<file path="flow/run.sh">
#!/bin/bash
# the make line also repeats each setting of config.mk as NAME=value (left out here)
make -C /OpenROAD-flow-scripts/flow DESIGN_CONFIG=/design/flow/config.mk WORK_HOME=/design/flow/orfs CLKGATE_MAP_FILE= finish
</file>
<file path="flow/config.mk">
export PLATFORM = sky130hd
export DESIGN_NAME = smul_q31
export DESIGN_NICKNAME = smul_q31
export VERILOG_FILES = /design/flow/design.v
export SDC_FILE = /design/flow/constraint.sdc
export NUM_CORES = 4
export LEC_CHECK = 0
export CAP_MARGIN = 15
export CORE_MARGIN = 2
export CORE_UTILIZATION = 72
export CTS_CLUSTER_DIAMETER = 343
export CTS_CLUSTER_SIZE = 58
export PLACE_DENSITY_LB_ADDON = 0.0
export SETUP_SLACK_MARGIN = 1.57
export SLEW_MARGIN = 20
</file>
<file path="flow/constraint.sdc">
create_clock -name core_clock -period 7.87 [get_ports {clk}]
set_input_delay 1.5740 -clock core_clock [delete_from_list [all_inputs] [get_ports {clk}]]
set_output_delay 1.5740 -clock core_clock [all_outputs]
set_load 0.01 [all_outputs]
</file>
<file path="flow/design.v">
/*verilator lint_off MULTITOP*/
module num_rpad #(
    parameter int IN_WIDTH  = 32,
    parameter int OUT_WIDTH = 32
) (
    input  logic [ IN_WIDTH-1:0] in,
    output logic [OUT_WIDTH-1:0] out
);
  localparam int EXTEND = OUT_WIDTH - IN_WIDTH;
  assign out = {in, {EXTEND{1'b0}}};
endmodule
module num_sneg #(
    parameter int WIDTH = 32
) (
    input  logic signed [WIDTH-1:0] in,
    output logic signed [WIDTH-1:0] out
);
  assign out = -in;
endmodule
module num_sabs #(
    parameter int WIDTH = 32
) (
    input  logic signed [WIDTH-1:0] in,
    output logic signed [WIDTH-1:0] out
);
  assign out = in[WIDTH-1] ? -in : in;
endmodule
module num_min #(
    parameter int WIDTH = 32
) (
    input  logic [WIDTH-1:0] left,
    input  logic [WIDTH-1:0] right,
    output logic [WIDTH-1:0] out
);
  assign out = (left < right) ? left : right;
endmodule
module num_max #(
    parameter int WIDTH = 32
) (
    input  logic [WIDTH-1:0] left,
    input  logic [WIDTH-1:0] right,
    output logic [WIDTH-1:0] out
);
  assign out = (left > right) ? left : right;
endmodule
module num_smin #(
    parameter int WIDTH = 32
) (
    input  logic signed [WIDTH-1:0] left,
    input  logic signed [WIDTH-1:0] right,
    output logic signed [WIDTH-1:0] out
);
  assign out = (left < right) ? left : right;
endmodule
module num_smax #(
    parameter int WIDTH = 32
) (
    input  logic signed [WIDTH-1:0] left,
    input  logic signed [WIDTH-1:0] right,
    output logic signed [WIDTH-1:0] out
);
  assign out = (left > right) ? left : right;
endmodule
module num_ssignbit #(
    parameter int WIDTH = 32
) (
    input logic signed [WIDTH-1:0] in,
    output logic out
);
  assign out = in[WIDTH-1];
endmodule
module num_sadd #(
    parameter int LEFT_WIDTH = 32,
    parameter int LEFT_LSB = 0,
    parameter int RIGHT_WIDTH = 32,
    parameter int RIGHT_LSB = 0,
    parameter int OUT_WIDTH = 33
) (
    input  logic signed [ LEFT_WIDTH-1:0] left,
    input  logic signed [RIGHT_WIDTH-1:0] right,
    output logic signed [  OUT_WIDTH-1:0] out
);
  logic signed [  LEFT_LSB+LEFT_WIDTH-1:0] left_aligned;
  logic signed [RIGHT_LSB+RIGHT_WIDTH-1:0] right_aligned;
  assign left_aligned = {left, {LEFT_LSB{1'b0}}};
  assign right_aligned = {right, {RIGHT_LSB{1'b0}}};
  assign out = left_aligned + right_aligned;
endmodule
module num_smul #(
    parameter int LEFT_WIDTH = 32,
    parameter int RIGHT_WIDTH = 32,
    parameter int OUT_WIDTH = 64,
    parameter int OUT_LSB = 0
) (
    input  logic signed [ LEFT_WIDTH-1:0] left,
    input  logic signed [RIGHT_WIDTH-1:0] right,
    input  logic                          go,
    input  logic                          reset,
    input  logic                          clk,
    output logic signed [  OUT_WIDTH-1:0] out,
    output logic                          done
);
  logic [1:0] done_buffer;
  assign done = done_buffer[1];
  logic signed [       LEFT_WIDTH-1:0] left_tmp;
  logic signed [      RIGHT_WIDTH-1:0] right_tmp;
  logic signed [OUT_LSB+OUT_WIDTH-1:0] out_tmp;
  assign out = out_tmp[OUT_LSB+OUT_WIDTH-1:OUT_LSB];
  always_ff @(posedge clk) begin
    if (go) begin
      done_buffer[0] <= 1;
      done_buffer[1] <= done_buffer[0];
    end else begin
      done_buffer <= 0;
    end
  end
  always_ff @(posedge clk) begin
    if (!reset && go) begin
      left_tmp  <= left;
      right_tmp <= right;
    end else begin
      left_tmp  <= 0;
      right_tmp <= 0;
    end
  end
  always_ff @(posedge clk) begin
    if (reset) begin
      out_tmp <= 0;
    end else if (go) begin
      out_tmp <= left_tmp * right_tmp;
    end else begin
      out_tmp <= out_tmp;
    end
  end
endmodule
module smul_q31 (
    input  logic        clk,
    input  logic        reset,
    input  logic        go,
    input  logic [31:0] left,
    input  logic [31:0] right,
    output logic [31:0] out,
    output logic        done
);
  num_smul #(
      .LEFT_WIDTH (32),
      .RIGHT_WIDTH(32),
      .OUT_WIDTH  (32),
      .OUT_LSB    (31)
  ) mul (
      .left (left),
      .right(right),
      .go   (go),
      .reset(reset),
      .clk  (clk),
      .out  (out),
      .done (done)
  );
endmodule
</file>
==> results.tsv, run 1 <==
stage	metric	value	unit
synth	area share, top type	55.8	%
clocking	CTS H-tree lvls	3	
synth	Main logic family	adder cells	
routing	# DRC	0	
placement	DPL Wire Length	86000	µm
die	I/O pin total	100	
synth	EDFF count, synth	0	
job	tool warnings	29	
critical_path	Worst Path Buf+Inv	7	
global_routing	gr ovfl total	0	
hold_path	Hold EP	mul.out_tmp[54]	
synth	Async SR Flop Fraction	0	%
die	number of core rows	84	
sta	setup TNS	0	ns
routing	met1 WL	37000	µm
power	Flop+latch power	0.000608	W
placement	GPL Wtd Cong	0.995	
critical_path	Crit path largest cell delay	0.60	ns
sta	slew margin rel.	42.3	%
critical_path	flop-to-flop setup slack	0.27	ns
critical_path	cell mode on critical path	fa_1	
global_routing	first-pass GRT wire length	178000	µm
synth	main area contributors	fa_1 56%, and2_1 9.6%, inv_1 9.5%, ha_1 5.8%, dfxtp_1 5.1%	
synth	Gate Count Post-Synth	4030	
clocking	Reg clk slew, reported paths	0.12	ns
routing	Post-Route WL	115000	µm
routing	Vias	29300	
die	FP Core Util	73.0	%
global_routing	vias in the first global route	33000	
job	max-cap violation count	0	
power	Net Sw Power	0.00183	W
critical_path	Slowest-stage cell, CP	fa_2	
die	Die Width	235	µm
global_routing	GRT Resource Usage Total	42.5	%
critical_path	Crit path required time	8.20	ns
clocking	clock sinks	98	
critical_path	crit path kind	register to register	
power	fraction of power consumed by sequential logic	16.0	%
cells_and_area	cell area after layout	0.0445	mm²
clocking	hold_buf cts	0	
routing	met2 wire len	57100	µm
global_routing	largest net degree at the start of global routing	68	
critical_path	RR Startpoint	mul.right_tmp[20]	
synth	Avg Inst Size Synth	9.54	µm²
hold_path	hold crit path type	register to register	
synth	Syn. warnings	1	
synth	most common cell in the netlist	fa_1	
power	Switching Share	48.1	%
power	leakage power	21.8	nW
status	status	no timing/DRC/antenna violations	
cells_and_area	Reg area	0.00212	mm²
cells_and_area	Gate Area	0.0334	mm²
critical_path	Crit path depth	26	
routing	1st-iter DRT viols	2409	
critical_path	crit path from	mul.right_tmp[20]	
critical_path	Reg2Reg Depth	26	
critical_path	Critical Path End Type	register	
clocking	Num CTS Buffers	9	
synth	chip area line of the yosys report	0.0384	mm²
sta	Final Hold Viols	0	
routing	post-route ant nets	0	
sta	# setup viols final	0	
synth	main flop type after synthesis	dfxtp_1	
synth	AO/OA Area Share	3.37	%
power	maximum VDD drop	142	µV
power	combinational share of power	69.9	%
sta	max-slew violations	0	
synth	XOR/XNOR Area Share	0.911	%
sta	RSZ-0062 raised after global routing	true	
synth	yosys stat cell total	4030	
critical_path	FF-to-FF End	mul.out_tmp[49]	
hold_path	Hold Path Cell Cnt	2	
power	Max power group	combinational logic	
synth	fa+ha+maj area frac	61.6	%
clocking	clock buffer depth	2	
cells_and_area	Area Overhead vs Synth	15.8	%
critical_path	Crit Path Max Fanout	7	
routing	DR top layer	met5	
routing	WL/cell	23.5	µm
synth	Syn Nets	5347	
placement	port buffer count	99	
routing	drt pass-1 iters	5	
critical_path	top cell family by delay on the critical path	adder cells	
cells_and_area	nets	5518	
routing	drt via density	5.97	
clocking	Clock Tree Root	clkbuf_16	
die	Core Area	0.0527	mm²
synth	Synth Register Bits	98	
power	clk pwr	0.000533	W
hold_path	HP Start	mul.out_tmp[54]	
critical_path	Worst EP arrival	7.94	ns
power	power share of the clock group	14.0	%
synth	Post-synth top cells	1072 x fa_1, 969 x inv_1, 590 x and2_1, 513 x nand2_1, 210 x clkbuf_1	
sta	Final min period	7.60	ns
placement	placed instance area	0.0415	mm²
die	die height	235	µm
critical_path	crit path to	mul.out_tmp[49]	
synth	Yosys top cell by area	fa_1	
synth	Cell variety after synth	68	
power	Comb group	0.00266	W
cells_and_area	Fillers	2898	
synth	simple share	17.0	%
sta	crit share post-route	96.6	%
synth	Synth Cell Area	0.0384	mm²
routing	DR WL met3	10700	µm
sta	Worst-Margin Slew	0.866	ns
power	power per cell area	85.3	mW/mm²
sta	Max Fclk	0.132	GHz
clocking	clk latency late pin	0.42	ns
sta	Min Hold Slack	0.469	ns
die	chip area	0.0553	mm²
power	P_int	0.00197	W
synth	Seq share, synth	5.10	%
synth	Post-synth mux share	0.443	%
global_routing	initial antenna violation count	4	
critical_path	nature of the critical path startpoint	register	
clocking	CTS tree	yes	
sta	clock skew after layout	0.0352	ns
-- metal layers --
metal	track usage [%]	up-vias
met1	49.5	15100
li1	-	11900
met5	0	-
met2	71.2	1746
met4	29.6	2
met3	8.52	555
-- through the flow --
stage / cells / setup slack, ns / util [%] / power (W)
after detailed placement: 4757 / 0.0240 / 78.9 / 0.00287
after global routing: 4895 / 0.103 / 84.5 / 0.00402
after global placement: 4757 / 0.146 / 78.9 / 0.00282
after CTS: 4848 / 0.394 / 82.8 / 0.00359
after floorplan: 4030 / 0.256 / - / 0.00209
final: 4900 / 0.266 / 84.5 / 0.00380
-- area by class of cell --
| cell class | count | share of cell area (%) |
|---|---|---|
| multi-input combinational | 2749 | 75.0 |
| timing repair buffer | 374 | 9.37 |
| inverter | 969 | 8.20 |
| sequential | 98 | 4.77 |
| tap | 688 | 1.93 |
| clock buffer | 9 | 0.506 |
| clock inverter | 7 | 0.183 |
| antenna | 6 | 0.0337 |
-- what timing repair did --
| item | 4_1_cts | 5_1_grt |
|---|---|---|
| endpoints found under the setup margin | 32 | 32 |
| buffers inserted | 59 | 43 |
| gates resized | 221 | 108 |
| pin swaps | 126 | 88 |
| cloned | 16 | 3 |
==> inputs of run 2 (changes only) <==
- CAP_MARGIN: 15 -> 5
- CORE_ASPECT_RATIO: not set -> 0.72
- CTS_CLUSTER_DIAMETER: 343 -> 221
- CTS_CLUSTER_SIZE: 58 -> not set
- MAX_ROUTING_LAYER: not set -> met4
- PLACE_DENSITY_LB_ADDON: 0.0 -> not set
- SETUP_SLACK_MARGIN: 1.57 -> 0.86
- clock period: 7.87 -> 7.15 ns (I/O delays scaled with it)
==> results.tsv, run 2 <==
stage	metric	value	unit	change
synth	Post-synth mux share	0.443	%	unchanged
synth	Avg Inst Size Synth	9.54	µm²	unchanged
die	I/O pin total	100		unchanged
clocking	clock sinks	98		unchanged
clocking	CTS H-tree lvls	3		unchanged
global_routing	met2 Usage GRT	67.2	%	-4.1 points
placement	DPL Wire Length	102000	µm	+19%
hold_path	HP Start	mul.done_buffer[0]		
power	Max power group	combinational logic		
sta	# setup viols final	30		+30
power	maximum VDD drop	174	µV	+23%
synth	Synth Cell Area	0.0384	mm²	unchanged
routing	1st-iter DRT viols	4624		+92%
critical_path	crit path to	mul.out_tmp[60]		
clocking	CTS tree	yes		
critical_path	RR Startpoint	mul.right_tmp[14]		
synth	Syn Nets	5347		unchanged
synth	Gate Count Post-Synth	4030		unchanged
sta	Worst-Margin Slew	0.919	ns	+0.0528 ns
power	P_int	0.00236	W	+20%
sta	slew margin rel.	38.7	%	-3.5 points
critical_path	nature of the critical path startpoint	register		
die	die height	200	µm	-15%
clocking	Clock Tree Root	clkbuf_16		
synth	Yosys top cell by area	fa_1		
status	Failed Checks	negative setup slack		
synth	Seq share, synth	5.10	%	unchanged
global_routing	grt met3 use	25.1	%	+17 points
hold_path	Hold Path Cell Cnt	1		-1
synth	Post-synth top cells	1072 x fa_1, 969 x inv_1, 590 x and2_1, 513 x nand2_1, 210 x clkbuf_1		
routing	Post-Route WL	139000	µm	+21%
synth	main area contributors	fa_1 56%, and2_1 9.6%, inv_1 9.5%, ha_1 5.8%, dfxtp_1 5.1%		
die	Die Width	276	µm	+18%
placement	GPL Wtd Cong	1.05		+5.1%
die	FP Core Util	73.2	%	+0.21 points
power	Flop+latch power	0.000662	W	+8.9%
synth	EDFF count, synth	0		unchanged
synth	Async SR Flop Fraction	0	%	unchanged
sta	crit share post-route	110	%	+14 points
synth	AO/OA Area Share	3.37	%	unchanged
synth	Main logic family	adder cells		
synth	simple share	17.0	%	unchanged
power	Switching Share	49.1	%	+1.0 points
placement	placed instance area	0.0441	mm²	+6.1%
global_routing	initial antenna violation count	8		+4
power	fraction of power consumed by sequential logic	14.3	%	-1.7 points
global_routing	largest net degree at the start of global routing	51		-25%
critical_path	Reg2Reg Depth	25		-3.8%
sta	Final min period	7.89	ns	+0.291 ns
sta	clock skew after layout	0.0371	ns	+0.00190 ns
status	status	failed layout checks		
die	number of core rows	71		-15%
power	combinational share of power	72.8	%	+2.9 points
routing	Vias	32600		+11%
clocking	clk latency late pin	0.44	ns	+0.02 ns
synth	chip area line of the yosys report	0.0384	mm²	unchanged
critical_path	crit path from	mul.right_tmp[14]		
routing	drt via density	6.30		+5.4%
die	chip area	0.0553	mm²	about the same
cells_and_area	Area Overhead vs Synth	21.0	%	
synth	Synth Register Bits	98		unchanged
global_routing	busiest grt layer	met2		
hold_path	hold crit path type	register to register		
job	max-cap violation count	0		unchanged
critical_path	cell mode on critical path	fa_1		
synth	fa+ha+maj area frac	61.6	%	unchanged
global_routing	gr ovfl total	0		unchanged
global_routing	M1 GR Usage	66.1	%	+17 points
sta	Max Fclk	0.127	GHz	-3.7%
critical_path	Worst EP arrival	8.20	ns	+0.26 ns
cells_and_area	Final Core Density	88.6	%	+4.1 points
critical_path	Slowest-stage cell, CP	fa_1		
synth	area share, top type	55.8	%	unchanged
placement	port buffer count	99		unchanged
synth	most common cell in the netlist	fa_1		
sta	RSZ-0062 raised after global routing	true		
routing	drt pass-1 iters	10		+5
critical_path	Crit path required time	7.46	ns	-0.74 ns
global_routing	GRT Resource Usage Total	50.0	%	+7.5 points
die	Core Area	0.0525	mm²	-0.29%
power	clk pwr	0.000598	W	+12%
global_routing	first-pass GRT wire length	197000	µm	+11%
critical_path	Crit Path Max Fanout	8		+1
sta	Final Hold Viols	0		unchanged
sta	worst setup margin	-0.744	ns	-1.01 ns
placement	pre-CTS WS	-0.546	ns	-0.570 ns
clocking	hold_buf cts	0		unchanged
routing	WL/cell	26.8	µm	+14%
power	power per cell area	99.5	mW/mm²	+17%
power	leakage power	23.1	nW	+5.9%
job	tool warnings	31		+6.9%
power	Net Sw Power	0.00227	W	+24%
synth	yosys stat cell total	4030		unchanged
routing	post-route ant nets	0		unchanged
cells_and_area	nets	5781		+4.8%
routing	# DRC	0		unchanged
sta	Min Hold Slack	0.447	ns	-0.0221 ns
critical_path	crit path kind	register to register		
synth	XOR/XNOR Area Share	0.911	%	unchanged
critical_path	Crit path depth	25		-3.8%
critical_path	Crit path largest cell delay	0.57	ns	-0.03 ns
critical_path	top cell family by delay on the critical path	adder cells		
power	power share of the clock group	12.9	%	-1.1 points
hold_path	Hold EP	mul.done_buffer[1]		
global_routing	vias in the first global route	33800		+2.3%
critical_path	flop-to-flop setup slack	-0.74	ns	-1.01 ns
critical_path	FF-to-FF End	mul.out_tmp[60]		
synth	main flop type after synthesis	dfxtp_1		
synth	Syn. warnings	1		unchanged
clocking	Num CTS Buffers	9		unchanged
cells_and_area	cell area after layout	0.0465	mm²	+4.5%
sta	max-slew violations	0		unchanged
critical_path	Worst Path Buf+Inv	8		+1
clocking	clock buffer depth	2		unchanged
synth	Cell variety after synth	68		unchanged
clocking	Reg clk slew, reported paths	0.12	ns	about the same
critical_path	Critical Path End Type	register		
power	Comb group	0.00337	W	+27%
## run 2: layer usage
metal | wire [µm] | vias up | share of wire (%)
li1 | - | 12400 | -
met1 | 47300 | 15900 | 34
met2 | 55100 | 3338 | 40
met3 | 27400 | 934 | 20
met4 | 9020 | 0 | 6.5
met5 | 0 | - | 0
## run 2: timing repair
action,4_1_cts,5_1_grt
setup buffers,42,42
setup endpoints to repair,32,32
resized,176,199
pin swaps,55,163
cloned,4,4
## run 2: layout make-up
| class | instances | area, µm² |
|---|---|---|
| inverters | 969 | 3640 |
| multi-input cells | 2749 | 33300 |
| fillers | 2324 | 5970 |
| clock buffers | 9 | 225 |
| repair buffers | 637 | 6250 |
| well taps | 693 | 867 |
| diodes | 12 | 30.0 |
| clock inverters | 7 | 81.3 |
| flip-flops and latches | 98 | 2100 |
## run 2: through the flow
stage	setup TNS [ns]	total power [W]	std cells
finish	-12.00	0.00463	5174
floorplan	-1.63	0.00230	4030
global route	-14.61	0.00479	5170
detailed placement	-8.35	0.00349	5054
CTS	-4.51	0.00428	5116
global placement	-5.73	0.00341	5054
==> inputs of run 3 (changes only) <==
- ABC_AREA: not set -> 1
- CAP_MARGIN: 5 -> 0
- CORE_ASPECT_RATIO: 0.72 -> not set
- CTS_CLUSTER_DIAMETER: 221 -> 232
- CTS_CLUSTER_SIZE: not set -> 58
- MAX_ROUTING_LAYER: met4 -> not set
- SETUP_SLACK_MARGIN: 0.86 -> 2.5
- SLEW_MARGIN: 20 -> 5
- clock period: 7.15 -> 3.22 ns (I/O delays scaled with it)
==> results.tsv, run 3 <==
stage	metric	value	unit	change
status	status	did not finish		
status	failing step	global routing		
status	Run Error	[ERROR GRT-0232] Routing congestion too high. Check the congestion heatmap in the GUI.		
clocking	Num CTS Buffers	9		unchanged
synth	chip area line of the yosys report	0.0410	mm²	+6.6%
placement	placed instance area	0.0475	mm²	+7.7%
synth	Main logic family	adder cells		
clocking	Clock Tree Root	clkbuf_16		
synth	simple share	17.2	%	+0.17 points
synth	Gate Count Post-Synth	5295		+31%
clocking	CTS H-tree lvls	3		unchanged
synth	Seq share, synth	4.79	%	-0.32 points
synth	Cell variety after synth	30		-56%
synth	XOR/XNOR Area Share	0.235	%	-0.68 points
synth	most common cell in the netlist	inv_1		
die	chip area	0.0589	mm²	+6.5%
die	number of core rows	87		+23%
synth	Avg Inst Size Synth	7.74	µm²	-19%
synth	Synth Cell Area	0.0410	mm²	+6.6%
die	die height	243	µm	+21%
placement	GPL Wtd Cong	1.03		-1.1%
synth	Post-synth top cells	1765 x inv_1, 1431 x nand2_1, 1072 x fa_1, 253 x nor2_1, 205 x clkbuf_1		
synth	Yosys top cell by area	fa_1		
die	I/O pin total	100		unchanged
clocking	hold_buf cts	0		unchanged
synth	area share, top type	52.4	%	-3.5 points
die	Core Area	0.0564	mm²	+7.4%
clocking	clock sinks	98		unchanged
synth	Post-synth mux share	0	%	-0.44 points
synth	yosys stat cell total	5295		+31%
die	FP Core Util	72.7	%	-0.53 points
global_routing	GRT Resource Usage Total	72.1	%	
die	Die Width	243	µm	-12%
synth	EDFF count, synth	0		unchanged
synth	fa+ha+maj area frac	57.8	%	-3.8 points
global_routing	gr ovfl total	13		
synth	Syn. warnings	1		unchanged
placement	pre-CTS WS	-3.78	ns	-3.23 ns
synth	Async SR Flop Fraction	0	%	unchanged
placement	port buffer count	99		unchanged
synth	main flop type after synthesis	dfxtp_1		
placement	DPL Wire Length	103000	µm	+1.0%
synth	AO/OA Area Share	1.93	%	-1.4 points
clocking	clock buffer depth	2		unchanged
synth	Synth Register Bits	98		unchanged
synth	main area contributors	fa_1 52%, inv_1 16%, nand2_1 13%, ha_1 5.4%, dfxtp_1 4.8%		
synth	Syn Nets	6612		+24%
run 3: metal layers:
metal	GRT overflow	track usage (%)
met4	9	68.2
met3	0	57.6
met1	0	71.9
met2	4	89.7
met5	0	28.0
run 3: through the flow:
stage                     utilization (%)  instances  hold WS [ns]
after CTS                            89.5       6501         0.418
after detailed placement             84.2       6406         0.410
after global placement               84.2       6406         0.405
after floorplan                         -       5295         0.390
run 3: timing repair:
action	4_1_cts
endpoints found under the setup margin	130
buffers inserted	71
gates resized	610
pin swaps	250
cloned	8
==> inputs of run 4 (changes only) <==
- CAP_MARGIN: 0 -> 20
- CTS_CLUSTER_DIAMETER: 232 -> 395
- CTS_CLUSTER_SIZE: 58 -> 66
- MAX_ROUTING_LAYER: not set -> met4
- SETUP_SLACK_MARGIN: 2.5 -> not set
- SLEW_MARGIN: 5 -> 20
- clock period: 3.22 -> 6.01 ns (I/O delays scaled with it)
==> results.tsv, run 4 <==
stage	metric	value	unit	change
synth	most common cell in the netlist	inv_1		
synth	area share, top type	52.4	%	unchanged
synth	Syn Nets	6612		unchanged
die	die height	243	µm	unchanged
synth	simple share	17.2	%	unchanged
synth	Yosys top cell by area	fa_1		
clocking	clock sinks	98		unchanged
placement	port buffer count	99		unchanged
die	FP Core Util	72.7	%	unchanged
die	I/O pin total	100		unchanged
placement	pre-CTS WS	-1.04	ns	+2.73 ns
synth	EDFF count, synth	0		unchanged
synth	main area contributors	fa_1 52%, inv_1 16%, nand2_1 13%, ha_1 5.4%, dfxtp_1 4.8%		
clocking	Num CTS Buffers	9		unchanged
synth	Syn. warnings	1		unchanged
global_routing	GRT Resource Usage Total	77.0	%	
synth	AO/OA Area Share	1.93	%	unchanged
placement	Placed Cells	6441		+0.55%
synth	main flop type after synthesis	dfxtp_1		
synth	Synth Cell Area	0.0410	mm²	unchanged
synth	Main logic family	adder cells		
synth	fa+ha+maj area frac	57.8	%	unchanged
synth	Cell variety after synth	30		unchanged
synth	yosys stat cell total	5295		unchanged
die	Core Area	0.0564	mm²	unchanged
status	status	did not finish		
synth	XOR/XNOR Area Share	0.235	%	unchanged
status	Run Error	[ERROR GRT-0116] Global routing finished with congestion. Check the congestion regions in the DRC Viewer.		
synth	Synth Register Bits	98		unchanged
clocking	CTS H-tree lvls	3		unchanged
synth	chip area line of the yosys report	0.0410	mm²	unchanged
die	number of core rows	87		unchanged
global_routing	gr ovfl total	411		
die	chip area	0.0589	mm²	unchanged
die	Die Width	243	µm	unchanged
synth	Seq share, synth	4.79	%	unchanged
clocking	Clock Tree Root	clkbuf_16		
clocking	hold_buf cts	0		unchanged
synth	Async SR Flop Fraction	0	%	unchanged
status	failing step	global routing		
placement	DPL Wire Length	118000	µm	+14%
synth	Post-synth top cells	1765 x inv_1, 1431 x nand2_1, 1072 x fa_1, 253 x nor2_1, 205 x clkbuf_1		
synth	Post-synth mux share	0	%	unchanged
synth	Gate Count Post-Synth	5295		unchanged
clocking	clock buffer depth	2		unchanged
placement	GPL Wtd Cong	0.991		-4.2%
synth	Avg Inst Size Synth	7.74	µm²	unchanged
==> run 4: timing repair <==
action,4_1_cts
cloned,2
setup buffers,75
pin swaps,175
resized,465
endpoints found under the setup margin,32
==> run 4: routing by layer <==
metal / global-route usage, % / GRT overflow
met5: - / -
met4: 69.6 / 119
met3: 59.6 / 30
met2: 92.8 / 237
met1: 77.9 / 25
==> run 4: stage by stage <==
stage / instance area (µm²) / setup TNS [ns]
after CTS: 49700 / -23.20
after detailed placement: 47400 / -29.95
after global placement: 47400 / -25.43
after floorplan: 41800 / -13.27
==> inputs of run 5 (changes only) <==
- CAP_MARGIN: 20 -> 5
- CTS_CLUSTER_DIAMETER: 395 -> not set
- CTS_CLUSTER_SIZE: 66 -> 72
- HOLD_SLACK_MARGIN: not set -> -0.1
- SETUP_SLACK_MARGIN: not set -> 0.39
- clock period: 6.01 -> 6.6 ns (I/O delays scaled with it)
==> results.tsv, run 5 <==
stage	metric	value	unit	change
placement	port buffer count	99		unchanged
synth	Post-synth mux share	0	%	unchanged
synth	yosys stat cell total	5295		unchanged
synth	Syn. warnings	1		unchanged
status	status	did not finish		
synth	area share, top type	52.4	%	unchanged
placement	placed instance area	0.0467	mm²	-1.5%
placement	GPL Wtd Cong	1.02		+2.6%
die	number of core rows	87		unchanged
global_routing	GRT Resource Usage Total	77.7	%	
clocking	CTS H-tree lvls	3		unchanged
synth	Synth Register Bits	98		unchanged
die	FP Core Util	72.7	%	unchanged
clocking	Clock Tree Root	clkbuf_16		
synth	EDFF count, synth	0		unchanged
synth	chip area line of the yosys report	0.0410	mm²	unchanged
synth	Gate Count Post-Synth	5295		unchanged
synth	Async SR Flop Fraction	0	%	unchanged
synth	Synth Cell Area	0.0410	mm²	unchanged
synth	Cell variety after synth	30		unchanged
synth	Avg Inst Size Synth	7.74	µm²	unchanged
synth	Syn Nets	6612		unchanged
synth	fa+ha+maj area frac	57.8	%	unchanged
synth	Main logic family	adder cells		
synth	AO/OA Area Share	1.93	%	unchanged
synth	Seq share, synth	4.79	%	unchanged
placement	DPL Wire Length	111000	µm	-5.2%
synth	XOR/XNOR Area Share	0.235	%	unchanged
die	die height	243	µm	unchanged
synth	most common cell in the netlist	inv_1		
status	failing step	global routing		
die	I/O pin total	100		unchanged
global_routing	gr ovfl total	341		
clocking	clock buffer depth	2		unchanged
die	Die Width	243	µm	unchanged
synth	main flop type after synthesis	dfxtp_1		
status	Run Error	[ERROR GRT-0232] Routing congestion too high. Check the congestion heatmap in the GUI.		
synth	Post-synth top cells	1765 x inv_1, 1431 x nand2_1, 1072 x fa_1, 253 x nor2_1, 205 x clkbuf_1		
clocking	Num CTS Buffers	9		unchanged
synth	main area contributors	fa_1 52%, inv_1 16%, nand2_1 13%, ha_1 5.4%, dfxtp_1 4.8%		
clocking	clock sinks	98		unchanged
synth	simple share	17.2	%	unchanged
die	chip area	0.0589	mm²	unchanged
die	Core Area	0.0564	mm²	unchanged
synth	Yosys top cell by area	fa_1		
[run 5: layer usage]
layer	GRT overflow	track usage (%)
met3	32	62.0
met4	83	71.2
met1	25	78.6
met2	201	91.9
met5	-	-
[run 5: through the flow]
| stage | utilization [%] | setup WS [ns] | hold slack (ns) | instances |
|---|---|---|---|---|
| after global placement | 82.7 | -0.616 | 0.398 | 6382 |
| after detailed placement | 82.7 | -0.676 | 0.425 | 6382 |
| after floorplan | - | -0.307 | 0.390 | 5295 |
| after CTS | 86.8 | -0.357 | 0.449 | 6462 |
[run 5: what timing repair did]
| item | in CTS |
|---|---|
| gates resized | 402 |
| setup buffers | 60 |
| gates cloned | 4 |
| endpoints found under the hold margin | 0 |
| hold buffers | 0 |
| pin swaps | 181 |
| endpoints found under the setup margin | 32 |
==> inputs of run 6 (changes only) <==
- ABC_AREA: 1 -> not set
- CAP_MARGIN: 5 -> 40
- CELL_PAD_IN_SITES_GLOBAL_PLACEMENT: not set -> 1
- CORE_MARGIN: 2 -> 3
- CORE_UTILIZATION: 72 -> 45
- CTS_CLUSTER_SIZE: 72 -> not set
- HOLD_SLACK_MARGIN: -0.1 -> not set
- MAX_ROUTING_LAYER: met4 -> not set
- SETUP_SLACK_MARGIN: 0.39 -> 2.5
- SLEW_MARGIN: 20 -> 40
- clock period: 6.6 -> 8.0 ns (I/O delays scaled with it)
==> results.tsv, run 6 <==
stage	metric	value	unit	change
placement	port buffer count	99		unchanged
global_routing	initial antenna violation count	4		
synth	Async SR Flop Fraction	0	%	unchanged
sta	RSZ-0062 raised after global routing	true		
hold_path	Hold EP	mul.done_buffer[1]		
critical_path	Worst EP arrival	7.79	ns	
sta	Worst-Margin Slew	0.751	ns	
sta	Final min period	7.47	ns	
critical_path	Crit Path Max Fanout	16		
power	P_int	0.00195	W	
synth	Syn Nets	5347		-19%
synth	EDFF count, synth	0		unchanged
clocking	Reg clk slew, reported paths	0.12	ns	
global_routing	first-pass GRT wire length	194000	µm	
sta	setup TNS	0	ns	
synth	fa+ha+maj area frac	61.6	%	+3.8 points
placement	DPL Wire Length	99300	µm	-11%
synth	area share, top type	55.8	%	+3.5 points
synth	Gate Count Post-Synth	4030		-24%
status	status	no timing/DRC/antenna violations		
synth	Post-synth top cells	1072 x fa_1, 969 x inv_1, 590 x and2_1, 513 x nand2_1, 210 x clkbuf_1		
power	combinational share of power	69.1	%	
job	tool warnings	31		
critical_path	Worst Path Buf+Inv	7		
clocking	CTS tree	yes		
critical_path	nature of the critical path startpoint	register		
power	Max power group	combinational logic		
critical_path	cell mode on critical path	fa_1		
die	I/O pin total	100		unchanged
synth	simple share	17.0	%	-0.17 points
hold_path	HP Start	mul.done_buffer[0]		
critical_path	Crit path required time	8.32	ns	
sta	Max Fclk	0.134	GHz	
clocking	CTS H-tree lvls	3		unchanged
synth	Main logic family	adder cells		
sta	Final Hold Viols	0		
sta	clock skew after layout	0.0465	ns	
critical_path	Critical Path End Type	register		
cells_and_area	Area Overhead vs Synth	17.2	%	
clocking	hold_buf cts	0		unchanged
global_routing	gr ovfl total	0		
clocking	clk latency late pin	0.45	ns	
power	power share of the clock group	14.9	%	
routing	# DRC	0		
critical_path	Slowest-stage cell, CP	fa_1		
die	number of core rows	106		+22%
critical_path	crit path to	mul.out_tmp[59]		
routing	drt via density	5.16		
routing	WL/cell	23.6	µm	
synth	Post-synth mux share	0.443	%	+0.44 points
sta	crit share post-route	93.4	%	
die	chip area	0.0890	mm²	+51%
global_routing	GRT Resource Usage Total	29.2	%	
synth	AO/OA Area Share	3.37	%	+1.4 points
cells_and_area	Final Core Density	53.6	%	
routing	DR top layer	met4		
synth	Seq share, synth	5.10	%	+0.32 points
die	Core Area	0.0841	mm²	+49%
hold_path	Hold Path Cell Cnt	1		
sta	slew margin rel.	49.9	%	
power	leakage power	21.9	nW	
power	Switching Share	48.0	%	
global_routing	vias in the first global route	31400		
synth	Avg Inst Size Synth	9.54	µm²	+23%
synth	chip area line of the yosys report	0.0384	mm²	-6.2%
clocking	Clock Tree Root	clkbuf_16		
routing	drt pass-1 iters	5		
die	Die Width	298	µm	+23%
job	max-cap violation count	0		
critical_path	Reg2Reg Depth	27		
synth	Synth Register Bits	98		unchanged
clocking	clock sinks	98		unchanged
synth	Cell variety after synth	68		+130%
routing	Vias	27600		
routing	DR WL met3	6540	µm	
critical_path	FF-to-FF End	mul.out_tmp[59]		
routing	met2 wire len	64600	µm	
placement	GPL Wtd Cong	0.880		-13%
synth	Syn. warnings	1		unchanged
synth	Synth Cell Area	0.0384	mm²	-6.2%
synth	XOR/XNOR Area Share	0.911	%	+0.68 points
power	Comb group	0.00259	W	
critical_path	RR Startpoint	mul.right_tmp[14]		
hold_path	hold crit path type	register to register		
sta	Min Hold Slack	0.451	ns	
sta	# setup viols final	0		
synth	yosys stat cell total	4030		-24%
power	power per cell area	83.1	mW/mm²	
sta	max-slew violations	0		
clocking	Num CTS Buffers	9		unchanged
cells_and_area	nets	5518		
synth	most common cell in the netlist	fa_1		
critical_path	crit path from	mul.right_tmp[14]		
routing	1st-iter DRT viols	1312		
die	FP Core Util	45.7	%	-27 points
critical_path	crit path kind	register to register		
power	clk pwr	0.000559	W	
critical_path	Crit path largest cell delay	0.62	ns	
power	fraction of power consumed by sequential logic	15.9	%	
routing	Post-Route WL	126000	µm	
global_routing	largest net degree at the start of global routing	68		
critical_path	Crit path depth	27		
power	Flop+latch power	0.000598	W	
routing	post-route ant nets	0		
critical_path	top cell family by delay on the critical path	adder cells		
routing	met1 WL	50000	µm	
critical_path	flop-to-flop setup slack	0.53	ns	
clocking	clock buffer depth	2		unchanged
power	Net Sw Power	0.00180	W	
die	die height	298	µm	+23%
synth	main area contributors	fa_1 56%, and2_1 9.6%, inv_1 9.5%, ha_1 5.8%, dfxtp_1 5.1%		
power	maximum VDD drop	120	µV	
synth	Yosys top cell by area	fa_1		
synth	main flop type after synthesis	dfxtp_1		
## run 6: timing repair
item | in CTS | in global routing
resized | 198 | 94
endpoints found under the hold margin | 0 | 0
cloned | 14 | 4
endpoints found under the setup margin | 32 | 32
buffers inserted | 67 | 41
pin swaps | 100 | 67
## run 6: area by class of cell
class / count / area (µm²)
Sequential cell: 98 / 2110
Clock inverter: 6 / 82.6
Timing Repair Buffer: 374 / 4280
Multi-Input combinational cell: 2749 / 33300
Clock buffer: 10 / 239
Antenna cell: 2 / 5.00
Inverter: 969 / 3640
Fill cell: 7777 / 39000
Tap cell: 1134 / 1420
## run 6: metrics by stage
| step | cells | total power [W] | instance area [µm²] | setup slack [ns] |
|---|---|---|---|---|
| after detailed placement | 5198 | 0.00294 | 42200 | 0.162 |
| final | 5342 | 0.00375 | 45100 | 0.528 |
| after floorplan | 4030 | 0.00207 | 39700 | 0.386 |
| after CTS | 5295 | 0.00371 | 44300 | 0.497 |
| after global placement | 5198 | 0.00294 | 42200 | 0.150 |
| after global routing | 5342 | 0.00404 | 45100 | 0.287 |
## run 6: per-layer routing
metal / up-vias / global-route usage, %
met2: 707 / 51.1
li1: 11900 / -
met4: 0 / 10.7
met3: 177 / 3.56
met5: - / 0
met1: 14800 / 37.4
==> inputs of run 7 (changes only) <==
- CAP_MARGIN: 40 -> 20
- CELL_PAD_IN_SITES_GLOBAL_PLACEMENT: 1 -> not set
- CORE_MARGIN: 3 -> 2
- CORE_UTILIZATION: 45 -> 72
- CTS_CLUSTER_DIAMETER: not set -> 334
- CTS_CLUSTER_SIZE: not set -> 58
- HOLD_SLACK_MARGIN: not set -> -0.09
- PLACE_DENSITY_LB_ADDON: not set -> 0.0
- SETUP_SLACK_MARGIN: 2.5 -> 1.42
- SLEW_MARGIN: 40 -> 20
- clock period: 8.0 -> 5.8 ns (I/O delays scaled with it)
==> results.tsv, run 7 <==
stage	metric	value	unit	change
synth	XOR/XNOR Area Share	0.911	%	unchanged
critical_path	cell mode on critical path	fa_1		
clocking	clock buffer depth	2		unchanged
power	Flop+latch power	0.000816	W	+36%
synth	area share, top type	55.8	%	unchanged
power	Comb group	0.00403	W	+56%
sta	worst setup margin	-2.23	ns	-2.76 ns
sta	Max Fclk	0.124	GHz	-7.0%
synth	Async SR Flop Fraction	0	%	unchanged
die	I/O pin total	100		unchanged
hold_path	Hold EP	mul.done_buffer[1]		
placement	DPL Wire Length	94100	µm	-5.3%
cells_and_area	nets	5788		+4.9%
synth	Yosys top cell by area	fa_1		
global_routing	GRT Resource Usage Total	45.8	%	+17 points
clocking	Clock Tree Root	clkbuf_16		
synth	Syn. warnings	1		unchanged
global_routing	gr ovfl total	0		unchanged
sta	max-slew violations	0		unchanged
clocking	CTS tree	yes		
sta	slew margin rel.	57.0	%	+7.1 points
power	power share of the clock group	13.1	%	-1.8 points
sta	RSZ-0062 raised after global routing	true		
routing	post-route ant nets	0		unchanged
sta	# setup viols final	32		+32
cells_and_area	Area Overhead vs Synth	20.9	%	
power	power per cell area	120	mW/mm²	+44%
power	Switching Share	48.0	%	about the same
power	leakage power	23.2	nW	+6.1%
critical_path	FF-to-FF End	mul.out_tmp[53]		
power	clk pwr	0.000728	W	+30%
sta	Min Hold Slack	0.456	ns	+0.00483 ns
synth	fa+ha+maj area frac	61.6	%	unchanged
synth	Post-synth mux share	0.443	%	unchanged
die	Die Width	235	µm	-21%
critical_path	crit path to	mul.out_tmp[53]		
critical_path	Worst EP arrival	8.34	ns	+0.55 ns
routing	drt pass-1 iters	6		+1
critical_path	Worst Path Buf+Inv	7		unchanged
synth	most common cell in the netlist	fa_1		
critical_path	Crit path largest cell delay	0.73	ns	+0.11 ns
clocking	Reg clk slew, reported paths	0.11	ns	about the same
power	Net Sw Power	0.00267	W	+49%
clocking	Num CTS Buffers	9		unchanged
routing	# DRC	0		unchanged
critical_path	crit path from	mul.right_tmp[7]		
die	chip area	0.0553	mm²	-38%
placement	port buffer count	99		unchanged
critical_path	Reg2Reg Depth	26		-3.7%
clocking	clk latency late pin	0.44	ns	about the same
critical_path	crit path kind	register to register		
global_routing	vias in the first global route	35500		+13%
synth	Cell variety after synth	68		unchanged
synth	Post-synth top cells	1072 x fa_1, 969 x inv_1, 590 x and2_1, 513 x nand2_1, 210 x clkbuf_1		
synth	main flop type after synthesis	dfxtp_1		
global_routing	first-pass GRT wire length	191000	µm	-1.6%
synth	EDFF count, synth	0		unchanged
sta	crit share post-route	138	%	+45 points
synth	chip area line of the yosys report	0.0384	mm²	unchanged
critical_path	flop-to-flop setup slack	-2.23	ns	-2.76 ns
synth	Main logic family	adder cells		
sta	clock skew after layout	0.0238	ns	-0.0227 ns
routing	Vias	31700		+15%
synth	Synth Register Bits	98		unchanged
hold_path	Hold Path Cell Cnt	1		unchanged
routing	1st-iter DRT viols	3157		+140%
critical_path	Critical Path End Type	register		
critical_path	top cell family by delay on the critical path	adder cells		
die	Core Area	0.0527	mm²	-37%
critical_path	RR Startpoint	mul.right_tmp[7]		
critical_path	Slowest-stage cell, CP	fa_2		
critical_path	Crit Path Max Fanout	8		-8
cells_and_area	final non-filler cell total	5169		-3.2%
die	die height	235	µm	-21%
power	combinational share of power	72.3	%	+3.2 points
synth	Seq share, synth	5.10	%	unchanged
global_routing	largest net degree at the start of global routing	51		-25%
synth	Avg Inst Size Synth	9.54	µm²	unchanged
critical_path	Crit path required time	6.11	ns	-2.21 ns
placement	GPL Wtd Cong	0.956		+8.6%
critical_path	nature of the critical path startpoint	register		
synth	Syn Nets	5347		unchanged
job	tool warnings	29		-6.5%
clocking	clock sinks	98		unchanged
status	Failed Checks	negative setup slack		
synth	main area contributors	fa_1 56%, and2_1 9.6%, inv_1 9.5%, ha_1 5.8%, dfxtp_1 5.1%		
global_routing	initial antenna violation count	6		+2
synth	simple share	17.0	%	unchanged
placement	Placed Cells	5058		-2.7%
power	fraction of power consumed by sequential logic	14.6	%	-1.3 points
die	number of core rows	84		-21%
status	status	failed layout checks		
sta	Final min period	8.03	ns	+0.560 ns
power	maximum VDD drop	190	µV	+58%
synth	Synth Cell Area	0.0384	mm²	unchanged
routing	drt via density	6.14		+19%
job	max-cap violation count	0		unchanged
die	FP Core Util	73.0	%	+27 points
hold_path	HP Start	mul.done_buffer[0]		
critical_path	Crit path depth	26		-3.7%
routing	WL/cell	25.3	µm	+6.9%
clocking	hold_buf cts	0		unchanged
hold_path	hold crit path type	register to register		
power	Max power group	combinational logic		
synth	Gate Count Post-Synth	4030		unchanged
synth	AO/OA Area Share	3.37	%	unchanged
power	P_int	0.00290	W	+49%
routing	Post-Route WL	131000	µm	+3.4%
clocking	CTS H-tree lvls	3		unchanged
synth	yosys stat cell total	4030		unchanged
sta	Final Hold Viols	0		unchanged
sta	Worst-Margin Slew	0.645	ns	-0.105 ns
-- run 7: final cells by class --
class,count,area [µm²]
clock inverter,7,81.3
tap,688,861
clock buffer,9,225
timing repair buffer,644,6260
inverter,969,3640
fill,2353,6170
sequential,98,2080
antenna,5,12.5
multi-input combinational,2749,33300
-- run 7: metal layers --
| layer | GRT usage, % | share of wire (%) |
|---|---|---|
| met1 | 51.2 | 30 |
| met2 | 75.1 | 47 |
| met3 | 10.9 | 11 |
| met4 | 37.5 | 11 |
| met5 | 0 | 0.10 |
-- run 7: stage by stage --
stage / worst slack, ns / util, % / total power, W / setup TNS [ns] / area [µm²]
6_report: -2.23 / 88.3 / 0.00557 / -61.90 / 46500
5_1_grt: -2.33 / 88.3 / 0.00583 / -64.80 / 46500
4_1_cts: -1.69 / 86.8 / 0.00518 / -45.15 / 45700
3_5_place_dp: -1.89 / 83.9 / 0.00428 / -50.38 / 44200
3_3_place_gp: -1.76 / 83.9 / 0.00415 / -46.37 / 44200
2_1_floorplan: -1.81 / - / 0.00285 / -27.59 / 39700
-- run 7: timing repair --
item                       CTS  global route
gates cloned                 7             0
resized                    162           139
setup endpoints to repair   32            32
buffers inserted            47            36
pin swaps                  100           105
==> inputs of run 8 (changes only) <==
- ABC_AREA: not set -> 1
- CORE_UTILIZATION: 72 -> 66
- CTS_CLUSTER_DIAMETER: 334 -> 320
- CTS_CLUSTER_SIZE: 58 -> not set
- HOLD_SLACK_MARGIN: -0.09 -> not set
- PLACE_DENSITY: not set -> 0.36
- PLACE_DENSITY_LB_ADDON: 0.0 -> not set
- SETUP_SLACK_MARGIN: 1.42 -> 2.5
- TNS_END_PERCENT: not set -> 10
- clock period: 5.8 -> 4.99 ns (I/O delays scaled with it)
==> results.tsv, run 8 <==
stage	metric	value	unit	change
critical_path	Crit path depth	30		+15%
power	Flop+latch power	0.000925	W	+13%
power	Max power group	combinational logic		
critical_path	Worst EP arrival	7.29	ns	-1.05 ns
synth	Cell variety after synth	30		-56%
synth	AO/OA Area Share	1.93	%	-1.4 points
cells_and_area	final non-filler cell total	6542		+27%
status	Failed Checks	negative setup slack		
synth	area share, top type	52.4	%	-3.5 points
critical_path	cell mode on critical path	nand2_1		
power	leakage power	29.0	nW	+25%
sta	RSZ-0062 raised after global routing	true		
synth	Post-synth mux share	0	%	-0.44 points
clocking	clk latency late pin	0.43	ns	about the same
synth	Async SR Flop Fraction	0	%	unchanged
synth	XOR/XNOR Area Share	0.235	%	-0.68 points
sta	Max Fclk	0.143	GHz	+15%
critical_path	top cell family by delay on the critical path	adder cells		
critical_path	Crit path required time	5.28	ns	-0.83 ns
synth	Main logic family	adder cells		
synth	Seq share, synth	4.79	%	-0.32 points
synth	Syn Nets	6612		+24%
power	combinational share of power	72.6	%	+0.3 points
clocking	Reg clk slew, reported paths	0.11	ns	about the same
routing	WL/cell	18.3	µm	-28%
critical_path	flop-to-flop setup slack	-2.01	ns	+0.22 ns
routing	drt pass-1 iters	7		+1
synth	Syn. warnings	1		unchanged
placement	port buffer count	99		unchanged
synth	most common cell in the netlist	inv_1		
synth	simple share	17.2	%	+0.17 points
routing	post-route ant nets	0		unchanged
sta	max-slew violations	0		unchanged
sta	crit share post-route	140	%	+1.8 points
die	I/O pin total	100		unchanged
cells_and_area	Fillers	4426		+88%
hold_path	hold crit path type	register to register		
critical_path	RR Startpoint	mul.left_tmp[31]		
clocking	CTS tree	yes		
clocking	CTS H-tree lvls	3		unchanged
cells_and_area	nets	7016		+21%
power	Switching Share	50.2	%	+2.2 points
power	power per cell area	135	mW/mm²	+13%
clocking	Num CTS Buffers	9		unchanged
critical_path	Critical Path End Type	register		
die	die height	253	µm	+7.7%
clocking	clock sinks	98		unchanged
job	max-cap violation count	0		unchanged
synth	Gate Count Post-Synth	5295		+31%
critical_path	FF-to-FF End	mul.out_tmp[62]		
die	Die Width	253	µm	+7.7%
synth	Yosys top cell by area	fa_1		
clocking	clock buffer depth	2		unchanged
global_routing	first-pass GRT wire length	193000	µm	+1.3%
sta	worst setup margin	-2.01	ns	+0.224 ns
power	clk pwr	0.000879	W	+21%
routing	Post-Route WL	120000	µm	-8.3%
synth	EDFF count, synth	0		unchanged
hold_path	Hold Path Cell Cnt	2		+1
job	tool warnings	31		+6.9%
synth	Synth Cell Area	0.0410	mm²	+6.6%
sta	Final min period	7.00	ns	-1.03 ns
global_routing	initial antenna violation count	3		-3
power	power share of the clock group	13.4	%	+0.3 points
sta	slew margin rel.	53.7	%	-3.2 points
global_routing	gr ovfl total	0		unchanged
die	Core Area	0.0616	mm²	+17%
hold_path	Hold EP	mul.done_buffer[1]		
die	chip area	0.0641	mm²	+16%
critical_path	nature of the critical path startpoint	register		
critical_path	Crit Path Max Fanout	6		-2
die	FP Core Util	66.5	%	-6.5 points
critical_path	crit path kind	register to register		
sta	setup TNS	-59.62	ns	+2.28 ns
hold_path	HP Start	mul.done_buffer[0]		
synth	Avg Inst Size Synth	7.74	µm²	-19%
critical_path	Slowest-stage cell, CP	fa_2		
critical_path	Crit path largest cell delay	0.61	ns	-0.12 ns
status	status	failed layout checks		
power	fraction of power consumed by sequential logic	14.0	%	-0.6 points
sta	Final Hold Viols	0		unchanged
placement	GPL Wtd Cong	0.973		+1.7%
global_routing	GRT Resource Usage Total	39.8	%	-6.0 points
synth	Synth Register Bits	98		unchanged
sta	Worst-Margin Slew	0.694	ns	+0.0486 ns
placement	DPL Wire Length	100000	µm	+6.7%
global_routing	vias in the first global route	36500		+3.0%
power	Net Sw Power	0.00330	W	+24%
critical_path	crit path to	mul.out_tmp[62]		
cells_and_area	Area Overhead vs Synth	18.6	%	
routing	1st-iter DRT viols	2865		-9.2%
power	Comb group	0.00478	W	+19%
sta	clock skew after layout	0.0178	ns	-0.00597 ns
routing	drt via density	5.18		-16%
synth	chip area line of the yosys report	0.0410	mm²	+6.6%
critical_path	Worst Path Buf+Inv	10		+3
critical_path	crit path from	mul.left_tmp[31]		
routing	# DRC	0		unchanged
power	maximum VDD drop	225	µV	+19%
clocking	Clock Tree Root	clkbuf_16		
synth	Post-synth top cells	1765 x inv_1, 1431 x nand2_1, 1072 x fa_1, 253 x nor2_1, 205 x clkbuf_1		
sta	# setup viols final	32		unchanged
synth	fa+ha+maj area frac	57.8	%	-3.8 points
global_routing	largest net degree at the start of global routing	66		+29%
synth	yosys stat cell total	5295		+31%
routing	Vias	33900		+6.8%
power	P_int	0.00328	W	+13%
critical_path	Reg2Reg Depth	30		+15%
synth	main area contributors	fa_1 52%, inv_1 16%, nand2_1 13%, ha_1 5.4%, dfxtp_1 4.8%		
die	number of core rows	91		+8.3%
placement	Placed Cells	6492		+28%
synth	main flop type after synthesis	dfxtp_1		
## run 8: metal layers
layer  up-vias  track usage (%)  part of all wire [%]
met3       400             7.76                   8.8
li1      15200                -                     -
met1     16800             50.8                    38
met5         -                0                0.0050
met4         2             20.4                   6.0
met2      1506             65.3                    48
## run 8: stage by stage
stage	hold WS (ns)	power (W)	utilization [%]	setup WS (ns)	cell area (µm²)
after CTS	0.434	0.00626	78.0	-1.91	48000
after floorplan	0.390	0.00308	-	-1.93	41100
after global placement	0.407	0.00488	76.0	-2.11	46800
final	0.430	0.00659	78.9	-2.01	48600
after detailed placement	0.408	0.00491	76.0	-2.18	46800
after global routing	0.448	0.00701	78.9	-2.27	48600
## run 8: repair_timing
item,CTS,global route
gates cloned,1,1
endpoints found under the hold margin,0,0
resized,220,134
hold buffers,0,0
endpoints found under the setup margin,86,97
pin swaps,76,80
buffers inserted,15,16
## run 8: final cells by class
| type | instances | area, µm² | share of cell area (%) |
|---|---|---|---|
| multi-input cells | 3222 | 32800 | 67.4 |
| inverters | 1766 | 6630 | 13.6 |
| repair buffers | 602 | 5860 | 12.0 |
| flip-flops and latches | 98 | 2000 | 4.12 |
| well taps | 837 | 1050 | 2.15 |
| clock buffers | 9 | 225 | 0.463 |
| clock inverters | 7 | 83.8 | 0.172 |
| diodes | 1 | 2.50 | 0.00515 |
==> inputs of run 9 (changes only) <==
- CORE_UTILIZATION: 66 -> 45
- CTS_CLUSTER_DIAMETER: 320 -> 225
- CTS_CLUSTER_SIZE: not set -> 97
- PLACE_DENSITY: 0.36 -> 0.42
- SETUP_SLACK_MARGIN: 2.5 -> 2.36
- TNS_END_PERCENT: 10 -> not set
- clock period: 4.99 -> 8.0 ns (I/O delays scaled with it)
==> results.tsv, run 9 <==
stage	metric	value	unit	change
cells_and_area	final non-filler cell total	6658		+1.8%
synth	main area contributors	fa_1 52%, inv_1 16%, nand2_1 13%, ha_1 5.4%, dfxtp_1 4.8%		
critical_path	Worst EP arrival	7.27	ns	-0.02 ns
clocking	hold_buf cts	0		unchanged
synth	simple share	17.2	%	unchanged
synth	chip area line of the yosys report	0.0410	mm²	unchanged
routing	drt pass-1 iters	6		-1
synth	Synth Register Bits	98		unchanged
routing	drt via density	4.80		-7.4%
job	tool warnings	31		unchanged
placement	port buffer count	99		unchanged
sta	Worst-Margin Slew	0.932	ns	+0.238 ns
global_routing	first-pass GRT wire length	203000	µm	+5.2%
clocking	CTS tree	yes		
global_routing	GRT Resource Usage Total	29.1	%	-11 points
clocking	CTS H-tree lvls	3		unchanged
die	Die Width	306	µm	+21%
critical_path	cell mode on critical path	fa_1		
critical_path	crit path kind	register to register		
die	chip area	0.0935	mm²	+46%
critical_path	top cell family by delay on the critical path	adder cells		
synth	Post-synth mux share	0	%	unchanged
routing	ANT cells	0		-1
routing	WL/cell	19.5	µm	+6.6%
power	Design Power	0.00434	W	-34%
critical_path	Crit path required time	8.32	ns	+3.04 ns
clocking	Num CTS Buffers	9		unchanged
synth	area share, top type	52.4	%	unchanged
hold_path	hold crit path type	register to register		
routing	# DRC	0		unchanged
synth	yosys stat cell total	5295		unchanged
clocking	clock buffer depth	2		unchanged
power	leakage power	28.3	nW	-2.2%
power	Net Sw Power	0.00225	W	-32%
synth	Cell variety after synth	30		unchanged
sta	clock skew after layout	0.0266	ns	+0.00879 ns
routing	Vias	31900		-5.8%
synth	Syn. warnings	1		unchanged
synth	Post-synth top cells	1765 x inv_1, 1431 x nand2_1, 1072 x fa_1, 253 x nor2_1, 205 x clkbuf_1		
global_routing	gr ovfl total	0		unchanged
power	Max power group	combinational logic		
power	Comb group	0.00320	W	-33%
critical_path	nature of the critical path startpoint	register		
power	power per cell area	89.1	mW/mm²	-34%
die	die height	306	µm	+21%
synth	main flop type after synthesis	dfxtp_1		
synth	most common cell in the netlist	inv_1		
clocking	Clock Tree Root	clkbuf_16		
synth	Yosys top cell by area	fa_1		
die	Core Area	0.0901	mm²	+46%
die	FP Core Util	45.5	%	-21 points
critical_path	crit path from	mul.right_tmp[8]		
placement	GPL Wtd Cong	0.950		-2.3%
cells_and_area	Fillers	8709		+97%
power	fraction of power consumed by sequential logic	13.6	%	-0.4 points
synth	Gate Count Post-Synth	5295		unchanged
global_routing	largest net degree at the start of global routing	67		+1.5%
critical_path	crit path to	mul.out_tmp[44]		
critical_path	FF-to-FF End	mul.out_tmp[44]		
cells_and_area	Area Overhead vs Synth	18.9	%	
synth	Syn Nets	6612		unchanged
critical_path	Crit path depth	25		-17%
synth	Main logic family	adder cells		
critical_path	RR Startpoint	mul.right_tmp[8]		
cells_and_area	nets	6794		-3.2%
sta	slew margin rel.	37.7	%	-16 points
power	maximum VDD drop	148	µV	-34%
sta	Final Hold Viols	0		unchanged
routing	post-route ant nets	0		unchanged
die	I/O pin total	100		unchanged
placement	Placed Cells	6480		-0.18%
synth	Seq share, synth	4.79	%	unchanged
placement	pre-CTS WS	0.503	ns	+2.68 ns
critical_path	Crit Path Max Fanout	6		unchanged
synth	EDFF count, synth	0		unchanged
synth	XOR/XNOR Area Share	0.235	%	unchanged
clocking	clk latency late pin	0.44	ns	about the same
global_routing	initial antenna violation count	3		unchanged
power	P_int	0.00209	W	-36%
critical_path	Reg2Reg Depth	25		-17%
power	Switching Share	51.8	%	+1.6 points
sta	Final min period	6.95	ns	-0.0528 ns
synth	AO/OA Area Share	1.93	%	unchanged
status	status	no timing/DRC/antenna violations		
power	power share of the clock group	12.7	%	-0.7 points
synth	fa+ha+maj area frac	57.8	%	unchanged
synth	Synth Cell Area	0.0410	mm²	unchanged
sta	# setup viols final	0		-100%
placement	DPL Wire Length	106000	µm	+5.4%
synth	Async SR Flop Fraction	0	%	unchanged
power	clk pwr	0.000551	W	-37%
clocking	clock sinks	98		unchanged
critical_path	Slowest-stage cell, CP	fa_2		
global_routing	vias in the first global route	34300		-6.1%
job	max-cap violation count	0		unchanged
power	combinational share of power	73.7	%	+1.1 points
clocking	Reg clk slew, reported paths	0.11	ns	about the same
critical_path	flop-to-flop setup slack	1.05	ns	+3.06 ns
synth	Avg Inst Size Synth	7.74	µm²	unchanged
routing	Post-Route WL	130000	µm	+8.5%
sta	max-slew violations	0		unchanged
power	Flop+latch power	0.000592	W	-36%
critical_path	Crit path largest cell delay	0.64	ns	+0.03 ns
routing	1st-iter DRT viols	1803		-37%
cells_and_area	Final Core Density	54.1	%	-25 points
hold_path	Hold EP	mul.done_buffer[1]		
hold_path	HP Start	mul.done_buffer[0]		
sta	Max Fclk	0.144	GHz	+0.76%
critical_path	Worst Path Buf+Inv	7		-3
sta	crit share post-route	86.8	%	-53 points
sta	RSZ-0062 raised after global routing	true		
sta	worst setup margin	1.05	ns	+3.06 ns
hold_path	Hold Path Cell Cnt	2		unchanged
sta	setup TNS	0	ns	+59.62 ns
critical_path	Critical Path End Type	register		
die	number of core rows	110		+21%
run 9: metrics by stage:
stage          area, µm²  hold slack [ns]
2_1_floorplan      42700            0.390
3_3_place_gp       44700            0.394
3_5_place_dp       44700            0.402
4_1_cts            47100            0.425
5_1_grt            48800            0.447
6_report           48800            0.420
run 9: final cells by class:
cell class                 instances  area [µm²]  area share [%]
multi-input combinational       3222       34100            69.8
inverter                        1766        6660            13.7
timing repair buffer             380        4120            8.46
sequential                        98        2150            4.40
tap                             1176        1470            3.02
clock buffer                       9         225           0.462
clock inverter                     7        81.3           0.167
run 9: layer usage:
layer / track usage (%) / up-vias / wire length, µm
met3: 4.76 / 161 / 7700
met4: 8.79 / 2 / 4600
li1: - / 14800 / -
met2: 48.8 / 763 / 62900
met1: 39.0 / 16200 / 54700
met5: 0 / - / 45
run 9: repair_timing:
item                                    in CTS  in global routing
gates cloned                                 6                  3
pin swaps                                   61                192
resized                                    315                304
endpoints found under the setup margin      32                 32
buffers inserted                            92                 61
==> inputs of run 10 (changes only) <==
- CELL_PAD_IN_SITES_DETAIL_PLACEMENT: not set -> 2
- CELL_PAD_IN_SITES_GLOBAL_PLACEMENT: not set -> 3
- CORE_MARGIN: 2 -> 8
- CORE_UTILIZATION: 45 -> 64
- CTS_CLUSTER_DIAMETER: 225 -> not set
- CTS_CLUSTER_SIZE: 97 -> 66
- GPL_ROUTABILITY_DRIVEN: not set -> 0
- GPL_TIMING_DRIVEN: not set -> 0
- PLACE_DENSITY: 0.42 -> not set
- SETUP_SLACK_MARGIN: 2.36 -> 1.5
- TNS_END_PERCENT: not set -> 55
- clock period: 8.0 -> 12.7 ns (I/O delays scaled with it)
==> results.tsv, run 10 <==
stage	metric	value	unit	change
die	FP Core Util	64.9	%	+19 points
synth	chip area line of the yosys report	0.0410	mm²	unchanged
synth	Post-synth mux share	0	%	unchanged
synth	Post-synth top cells	1765 x inv_1, 1431 x nand2_1, 1072 x fa_1, 253 x nor2_1, 205 x clkbuf_1		
status	status	did not finish		
synth	Synth Cell Area	0.0410	mm²	unchanged
status	failing step	global placement without I/O		
synth	AO/OA Area Share	1.93	%	unchanged
synth	Async SR Flop Fraction	0	%	unchanged
synth	EDFF count, synth	0		unchanged
synth	area share, top type	52.4	%	unchanged
synth	simple share	17.2	%	unchanged
synth	most common cell in the netlist	inv_1		
die	chip area	0.0724	mm²	-23%
status	Run Error	[ERROR GPL-0301] Utilization 136.240 % exceeds 100%.		
synth	Syn. warnings	1		unchanged
synth	Avg Inst Size Synth	7.74	µm²	unchanged
die	die height	269	µm	-12%
synth	Cell variety after synth	30		unchanged
synth	main area contributors	fa_1 52%, inv_1 16%, nand2_1 13%, ha_1 5.4%, dfxtp_1 4.8%		
die	number of core rows	92		-16%
synth	Syn Nets	6612		unchanged
synth	Yosys top cell by area	fa_1		
die	Core Area	0.0632	mm²	-30%
synth	main flop type after synthesis	dfxtp_1		
synth	Gate Count Post-Synth	5295		unchanged
die	Die Width	269	µm	-12%
synth	Synth Register Bits	98		unchanged
synth	Seq share, synth	4.79	%	unchanged
synth	Main logic family	adder cells		
synth	yosys stat cell total	5295		unchanged
synth	fa+ha+maj area frac	57.8	%	unchanged
synth	XOR/XNOR Area Share	0.235	%	unchanged
==> inputs of run 11 (changes only) <==
- ABC_AREA: 1 -> 0
- CAP_MARGIN: 20 -> 15
- CELL_PAD_IN_SITES_DETAIL_PLACEMENT: 2 -> not set
- CELL_PAD_IN_SITES_GLOBAL_PLACEMENT: 3 -> not set
- CORE_MARGIN: 8 -> 2
- CORE_UTILIZATION: 64 -> 72
- CTS_CLUSTER_SIZE: 66 -> 80
- GPL_ROUTABILITY_DRIVEN: 0 -> not set
- GPL_TIMING_DRIVEN: 0 -> not set
- HOLD_SLACK_MARGIN: not set -> -0.09
- MAX_ROUTING_LAYER: not set -> met4
- PLACE_DENSITY: not set -> 0.63
- SETUP_SLACK_MARGIN: 1.5 -> -0.45
- TNS_END_PERCENT: 55 -> 15
- clock period: 12.7 -> 6.26 ns (I/O delays scaled with it)
==> results.tsv, run 11 <==
stage	metric	value	unit	change
status	status	failed layout checks		
status	Failed Checks	negative setup slack		
sta	crit share post-route	123	%	
clocking	Clock Tree Root	clkbuf_16		
synth	area share, top type	55.8	%	+3.5 points
hold_path	Hold Path Cell Cnt	1		
routing	WL/cell	23.1	µm	
sta	Final min period	7.67	ns	
clocking	clock buffer depth	2		
sta	Worst-Margin Slew	1.07	ns	
critical_path	Crit path required time	6.57	ns	
routing	post-route ant nets	0		
critical_path	RR Startpoint	mul.left_tmp[16]		
sta	Final Hold Viols	0		
cells_and_area	Area Overhead vs Synth	16.7	%	
global_routing	gr ovfl total	0		
power	Switching Share	47.8	%	
routing	Vias	29900		
synth	simple share	17.0	%	-0.17 points
critical_path	Crit Path Max Fanout	14		
synth	main area contributors	fa_1 56%, and2_1 9.6%, inv_1 9.5%, ha_1 5.8%, dfxtp_1 5.1%		
power	maximum VDD drop	183	µV	
power	combinational share of power	69.8	%	
synth	Async SR Flop Fraction	0	%	unchanged
hold_path	HP Start	mul.done_buffer[0]		
routing	1st-iter DRT viols	2816		
synth	Seq share, synth	5.10	%	+0.32 points
clocking	Num CTS Buffers	9		
synth	Synth Register Bits	98		unchanged
power	Net Sw Power	0.00231	W	
routing	met1 WL	38300	µm	
synth	Synth Cell Area	0.0384	mm²	-6.2%
power	clk pwr	0.000704	W	
synth	chip area line of the yosys report	0.0384	mm²	-6.2%
sta	clock skew after layout	0.0170	ns	
synth	EDFF count, synth	0		unchanged
critical_path	crit-path cells	buf_12 > buf_4 > buf_6 > nand2_1 > fa_1 > inv_1 > fa_1 > fa_1 > fa_1 > fa_1 > fa_1 > fa_1 > fa_1 > ha_1 > a21o_1 > a31oi_1 > o221a_2 > or3_4 > o21ai_4 > o221ai_4 > o21ai_2 > nor4_1 > or4_1		
cells_and_area	nets	5692		
clocking	clock sinks	98		
die	Die Width	235	µm	-13%
hold_path	hold crit path type	register to register		
critical_path	Crit path largest cell delay	0.74	ns	
job	tool warnings	32		
critical_path	crit path kind	register to register		
sta	RSZ-0062 raised after global routing	true		
sta	max-slew violations	0		
synth	Post-synth mux share	0.443	%	+0.44 points
critical_path	Critical Path End Type	register		
routing	DR WL met3	11100	µm	
placement	GPL Wtd Cong	0.985		
power	power per cell area	108	mW/mm²	
synth	Syn Nets	5347		-19%
routing	drt pass-1 iters	6		
synth	XOR/XNOR Area Share	0.911	%	+0.68 points
cells_and_area	Fillers	2813		
synth	AO/OA Area Share	3.37	%	+1.4 points
critical_path	Worst EP arrival	7.98	ns	
critical_path	Slowest-stage cell, CP	fa_1		
clocking	CTS tree	yes		
sta	slew margin rel.	28.6	%	
clocking	Reg clk slew, reported paths	0.10	ns	
hold_path	Hold EP	mul.done_buffer[1]		
power	power share of the clock group	14.6	%	
global_routing	first-pass GRT wire length	185000	µm	
power	Max power group	combinational logic		
critical_path	crit path to	mul.out_tmp[60]		
synth	Avg Inst Size Synth	9.54	µm²	+23%
die	Core Area	0.0527	mm²	-17%
routing	Post-Route WL	117000	µm	
synth	fa+ha+maj area frac	61.6	%	+3.8 points
routing	# DRC	0		
power	Comb group	0.00338	W	
die	number of core rows	84		-8.7%
die	FP Core Util	73.0	%	+8.1 points
die	I/O pin total	100		
synth	Post-synth top cells	1072 x fa_1, 969 x inv_1, 590 x and2_1, 513 x nand2_1, 210 x clkbuf_1		
sta	Max Fclk	0.130	GHz	
synth	Cell variety after synth	68		+130%
sta	Min Hold Slack	0.454	ns	
placement	Placed Cells	5026		
power	leakage power	22.5	nW	
critical_path	Worst Path Buf+Inv	4		
global_routing	vias in the first global route	34400		
synth	Syn. warnings	1		unchanged
critical_path	top cell family by delay on the critical path	adder cells		
die	chip area	0.0553	mm²	-24%
sta	worst setup margin	-1.41	ns	
global_routing	largest net degree at the start of global routing	51		
placement	DPL Wire Length	95900	µm	
global_routing	GRT Resource Usage Total	45.8	%	
synth	Yosys top cell by area	fa_1		
synth	Gate Count Post-Synth	4030		-24%
die	die height	235	µm	-13%
synth	main flop type after synthesis	dfxtp_1		
critical_path	nature of the critical path startpoint	register		
global_routing	initial antenna violation count	3		
placement	port buffer count	99		
critical_path	flop-to-flop setup slack	-1.41	ns	
power	P_int	0.00253	W	
routing	DR top layer	met4		
synth	yosys stat cell total	4030		-24%
routing	met2 wire len	57100	µm	
clocking	clk latency late pin	0.44	ns	
synth	most common cell in the netlist	fa_1		
job	max-cap violation count	0		
critical_path	cell mode on critical path	fa_1		
power	Flop+latch power	0.000756	W	
cells_and_area	final non-filler cell total	5071		
clocking	CTS H-tree lvls	3		
routing	drt via density	5.91		
critical_path	FF-to-FF End	mul.out_tmp[60]		
power	fraction of power consumed by sequential logic	15.6	%	
critical_path	Crit path depth	23		
critical_path	crit path from	mul.left_tmp[16]		
critical_path	Reg2Reg Depth	23		
synth	Main logic family	adder cells		
sta	# setup viols final	32		
## run 11: final cells by class
type | instances | area [µm²] | area share, %
inverters | 969 | 3640 | 8.12
clock buffers | 9 | 225 | 0.502
well taps | 688 | 861 | 1.92
flip-flops and latches | 98 | 2040 | 4.54
diodes | 3 | 7.51 | 0.0167
multi-input cells | 2749 | 32700 | 72.9
repair buffers | 548 | 5280 | 11.8
clock inverters | 7 | 96.3 | 0.215
## run 11: timing repair
| item | 4_1_cts | 5_1_grt |
|---|---|---|
| hold buffers | 0 | 0 |
| resized | 135 | 76 |
| hold endpoints to repair | 0 | 0 |
| gates cloned | 1 | 0 |
| pin swaps | 67 | 44 |
| setup endpoints to repair | 32 | 32 |
| buffers inserted | 20 | 10 |
## run 11: routing by layer
| layer | vias to the layer above | GRT usage, % |
|---|---|---|
| met3 | 736 | 10.3 |
| li1 | 12200 | - |
| met1 | 15100 | 51.6 |
| met4 | 0 | 32.7 |
| met5 | - | - |
| met2 | 1879 | 72.7 |
## run 11: through the flow
stage	total power, W	setup TNS [ns]	worst slack [ns]	utilization, %	instance area [µm²]
floorplan	0.00245	-20.67	-1.35	-	38600
global placement	0.00374	-34.23	-1.31	82.7	43600
detailed placement	0.00384	-37.34	-1.45	82.7	43600
CTS	0.00470	-31.69	-1.26	84.5	44500
global route	0.00510	-40.68	-1.56	85.2	44900
finish	0.00484	-33.54	-1.41	85.2	44900
Power is estimated from default activity; no workload was simulated.
